==> harbor: inputs <==
==> flow/design.v <==
module and4(in1, in2, out);
	input [3:0] in1, in2;
	output[3:0] out;
	and a1(out[0], in1[0], in2[0]);
	and a2(out[1], in1[1], in2[1]);
	and a3(out[2], in1[2], in2[2]);
	and a4(out[3], in1[3], in2[3]);
endmodule
module and16(in1, in2, out);
	input [15:0] in1, in2;
	output[15:0] out;
	and4 a11(.in1(in1[3:0]), .in2(in2[3:0]), .out(out[3:0]));
	and4 a12(.in1(in1[7:4]), .in2(in2[7:4]), .out(out[7:4]));
	and4 a13(.in1(in1[11:8]), .in2(in2[11:8]), .out(out[11:8]));
	and4 a14(.in1(in1[15:12]), .in2(in2[15:12]), .out(out[15:12]));
endmodule
module or4(in1, in2, out);
	input [3:0] in1, in2;
	output[3:0] out;
	or a1(out[0], in1[0], in2[0]);
	or a2(out[1], in1[1], in2[1]);
	or a3(out[2], in1[2], in2[2]);
	or a4(out[3], in1[3], in2[3]);
endmodule
module or16(in1, in2, out);
	input [15:0] in1, in2;
	output[15:0] out;
	or4 a11(.in1(in1[3:0]), .in2(in2[3:0]), .out(out[3:0]));
	or4 a12(.in1(in1[7:4]), .in2(in2[7:4]), .out(out[7:4]));
	or4 a13(.in1(in1[11:8]), .in2(in2[11:8]), .out(out[11:8]));
	or4 a14(.in1(in1[15:12]), .in2(in2[15:12]), .out(out[15:12]));
endmodule
module complent(in, go, CK, reset, out, busy, fin);
	input  [15:0] in;
	input  go;
	input  CK, reset;
	output reg [15:0] out;
	output reg busy;
	output reg fin;
	reg [15:0] m;
	reg [15:0] o, mm, c;
	always@(posedge CK) begin
		if(reset) begin
			busy <= 1'b0;
			fin  <= 1'b0;
		end
		else begin
			fin <= 1'b0;
			if(busy == 1'b0) begin
				if(go) begin
					o  = 16'hffff ^ in;
					mm = 16'h0001;
					c  = o & mm;
					o  = o ^ mm;
					mm = c << 1;
					out  <= o;
					m    <= mm;
					busy <= 1'b1;
				end
			end
			else if(m == 16'h0000) begin
				busy <= 1'b0;
				fin  <= 1'b1;
			end
			else begin
				out <= out ^ m;
				m   <= (out & m) << 1;
			end
		end
	end
endmodule
module adder(in1, in2, go, CK, reset, out, busy, fin);
	input [15:0] in1, in2;
	input go;
	input CK, reset;
	output reg [15:0] out;
	output reg busy;
	output reg fin;
	reg [15:0] cc;
	reg [15:0] o, c, m;
	always@(posedge CK) begin
		if(reset) begin
			busy <= 1'b0;
			fin  <= 1'b0;
		end
		else begin
			fin <= 1'b0;
			if(busy == 1'b0) begin
				if(go) begin
					o = in1 ^ in2;
					c = in1 & in2;
					c = c << 1;
					if(c == 16'h0000) begin
						busy <= 1'b0;
						fin  <= 1'b1;
					end
					else begin
						m = o & c;
						o = o ^ c;
						c = m << 1;
						busy <= 1'b1;
					end
					out <= o;
					cc  <= c;
				end
			end
			else if(cc == 16'h0000) begin
				busy <= 1'b0;
				fin  <= 1'b1;
			end
			else begin
				out <= out ^ cc;
				cc  <= (out & cc) << 1;
			end
		end
	end
endmodule
module muler(in1, in2, go, CK, reset, out, busy, fin);
	input		[15:0] in1, in2;
	input		go;
	input  		CK, reset;
	output reg	[15:0] out;
	output reg  busy;
	output reg  fin;
	reg[15:0] m1, m2;
	reg[15:0] a1, a2, o;
	always @(posedge CK) begin
		if(reset) begin
			busy <= 1'b0;
			fin  <= 1'b0;
		end
		else begin
			fin <= 1'b0;
			if(busy == 1'b0 && go == 1'b0) begin
			end
			else begin
				if(busy == 1'b0) begin
					a1 = in1;
					a2 = in2;
					o  = 16'h0000;
				end
				else begin
					a1 = m1;
					a2 = m2;
					o  = out;
				end
				if(a2[0] == 1'b1)
					o = o + a1;
				a1 = a1 << 1;
				a2 = a2 >> 1;
				m1  <= a1;
				m2  <= a2;
				out <= o;
				if(a2 == 16'h0000) begin
					busy <= 1'b0;
					fin  <= 1'b1;
				end
				else
					busy <= 1'b1;
			end
		end
	end
endmodule
module diver(in1, in2, go, CK, reset, reminder, quotient, busy, fin);
	input [15:0] in1, in2;
	input go;
	input CK, reset;
	output reg [15:0] reminder, quotient;
	output reg busy;
	output reg fin;
	reg [31:0] m1, m2;
	reg [15:0] divisor;
	reg [4:0]  cnt;
	reg [31:0] t1, t2;
	reg [15:0] d;
	reg [4:0]  n;
	always @(posedge CK) begin
		if(reset) begin
			busy <= 1'b0;
			fin  <= 1'b0;
		end
		else begin
			fin <= 1'b0;
			if(busy == 1'b0 && go == 1'b0) begin
			end
			else begin
				if(busy == 1'b0) begin
					t1 = {16'h0000, in1};
					t2 = {in2, 16'h0000};
					d  = in2;
					n  = 5'b00000;
				end
				else begin
					t1 = m1;
					t2 = m2;
					d  = divisor;
					n  = cnt;
				end
				if(n < 5'b10001) begin
					if(t1[31:16] >= d)
						t1 = t1 - t2 + 1'b1;
					t1 = t1 << 1;
					n  = n + 1'b1;
					busy <= 1'b1;
				end
				else begin
					busy <= 1'b0;
					fin  <= 1'b1;
				end
				if(n == 5'b10000) begin
					if(t1[31:16] >= d)
						t1 = t1 - t2 + 1'b1;
					reminder <= t1[31:16];
					quotient <= t1[15:0];
				end
				m1      <= t1;
				m2      <= t2;
				divisor <= d;
				cnt     <= n;
			end
		end
	end
endmodule
module mux3to8(in, in1, in2, in3, in4, in5, in6, in7, select, out);
	input [15:0] in, in1, in2, in3, in4, in5, in6, in7;
	input [2:0]  select;
	output reg [15:0] out;
	always @(*) begin
		case(select)
			3'b000:out = in;
			3'b001:out = in1;
			3'b010:out = in2;
			3'b011:out = in3;
			3'b100:out = in4;
			3'b101:out = in5;
			3'b110:out = in6;
			3'b111:out = in7;
		endcase
	end
endmodule
module alu16(CK, reset, start, instruction, inputR1, inputR2, outputR, busy, done);
	input [15:0] inputR1, inputR2;
	input [2:0] instruction;
	input CK, reset, start;
	output[15:0] outputR;
	output busy;
	output done;
	reg  [2:0]  op;
	reg  [15:0] out5, out6;
	reg         finL;
	wire [3:0]  busyL;
	wire [3:0]  finU;
	wire        go;
	wire  [15:0] out, out1, out2, out3, out4, and_o, or_o;
	assign go = start & ~busy;
	adder add(
		.in1(inputR1),
		.in2(inputR2),
		.go(go & (instruction == 3'b000)),
		.CK(CK),
		.reset(reset),
		.out(out),
		.busy(busyL[0]),
		.fin(finU[0])
	);
	complent com(
		.in(inputR1),
		.go(go & (instruction == 3'b001)),
		.CK(CK),
		.reset(reset),
		.out(out1),
		.busy(busyL[1]),
		.fin(finU[1])
	);
	muler mul(
		.in1(inputR1),
		.in2(inputR2),
		.go(go & (instruction == 3'b010)),
		.CK(CK),
		.reset(reset),
		.out(out2),
		.busy(busyL[2]),
		.fin(finU[2])
	);
	diver div(
		.in1(inputR1),
		.in2(inputR2),
		.go(go & ((instruction == 3'b011) | (instruction == 3'b100))),
		.CK(CK),
		.reset(reset),
		.reminder(out3),
		.quotient(out4),
		.busy(busyL[3]),
		.fin(finU[3])
	);
	and16 and1(inputR1, inputR2, and_o);
	or16 or1(inputR1, inputR2, or_o);
	mux3to8 outp(
		.in(out),
		.in1(out1),
		.in2(out2),
		.in3(out3),
		.in4(out4),
		.in5(out5),
		.in6(out6),
		.in7(16'h0000),
		.select(op),
		.out(outputR)
	);
	always @(posedge CK) begin
		if(reset) begin
			finL <= 1'b0;
		end
		else begin
			finL <= go & ((instruction == 3'b101) | (instruction == 3'b110) | (instruction == 3'b111));
			if(go) begin
				op   <= instruction;
				out5 <= and_o;
				out6 <= or_o;
			end
		end
	end
	assign busy = busyL[0] | busyL[1] | busyL[2] | busyL[3];
	assign done = finL | finU[0] | finU[1] | finU[2] | finU[3];
endmodule
==> flow/run.sh <==
#!/bin/bash
# the make line also repeats each setting of config.mk as NAME=value (left out here)
make -C /OpenROAD-flow-scripts/flow DESIGN_CONFIG=/design/flow/config.mk WORK_HOME=/design/flow/orfs CLKGATE_MAP_FILE= finish
==> flow/config.mk <==
export PLATFORM = sky130hd
export DESIGN_NAME = alu16
export DESIGN_NICKNAME = alu16
export VERILOG_FILES = /design/flow/design.v
export SDC_FILE = /design/flow/constraint.sdc
export NUM_CORES = 4
export LEC_CHECK = 0
export ABC_AREA = 1
export CAP_MARGIN = 20
export CORE_MARGIN = 2
export CORE_UTILIZATION = 72
export CTS_CLUSTER_DIAMETER = 232
export CTS_CLUSTER_SIZE = 95
export PLACE_DENSITY = 0.36
export SETUP_SLACK_MARGIN = -0.28
export SLEW_MARGIN = 20
export TNS_END_PERCENT = 10
==> flow/constraint.sdc <==
create_clock -name core_clock -period 3.01 [get_ports {CK}]
set_input_delay 0.6020 -clock core_clock [delete_from_list [all_inputs] [get_ports {CK}]]
set_output_delay 0.6020 -clock core_clock [all_outputs]
set_load 0.01 [all_outputs]
==> fjord: changes against harbor <==
- ABC_AREA: 1 -> not set
- CORE_UTILIZATION: 72 -> 71
- CTS_CLUSTER_DIAMETER: 232 -> not set
- CTS_CLUSTER_SIZE: 95 -> 21
- PLACE_DENSITY: 0.36 -> not set
- PLACE_DENSITY_LB_ADDON: not set -> 0.28
- SETUP_SLACK_MARGIN: -0.28 -> not set
- SLEW_MARGIN: 20 -> 30
- TNS_END_PERCENT: 10 -> not set
==> flow/constraint.sdc (replaced) <==
create_clock -name core_clock -period 6.24 [get_ports {CK}]
set_input_delay 1.2480 -clock core_clock [delete_from_list [all_inputs] [get_ports {CK}]]
set_output_delay 1.2480 -clock core_clock [all_outputs]
set_load 0.01 [all_outputs]
==> onyx: changes against harbor <==
- ABC_AREA: 1 -> not set
- CORE_UTILIZATION: 72 -> 40
- CTS_CLUSTER_DIAMETER: 232 -> not set
- CTS_CLUSTER_SIZE: 95 -> not set
- PLACE_DENSITY: 0.36 -> not set
- SETUP_SLACK_MARGIN: -0.28 -> not set
- TNS_END_PERCENT: 10 -> not set
==> flow/constraint.sdc (replaced) <==
create_clock -name core_clock -period 7.37 [get_ports {CK}]
set_input_delay 1.4740 -clock core_clock [delete_from_list [all_inputs] [get_ports {CK}]]
set_output_delay 1.4740 -clock core_clock [all_outputs]
set_load 0.01 [all_outputs]
==> comparison <==
onyx finished with timing, DRC and antenna clean. harbor never finished: it broke off in clock tree synthesis (4_1_cts) with DPL-0038. fjord never finished: it broke off in global routing (5_1_grt).
Between fjord and harbor, the lower die area is in fjord (gap about 5%, measured against harbor).
Against harbor, the area after synthesis of fjord is lower by about 6%.
Of onyx and harbor, harbor has the higher synthesized cell count (gap 26%, measured against harbor).
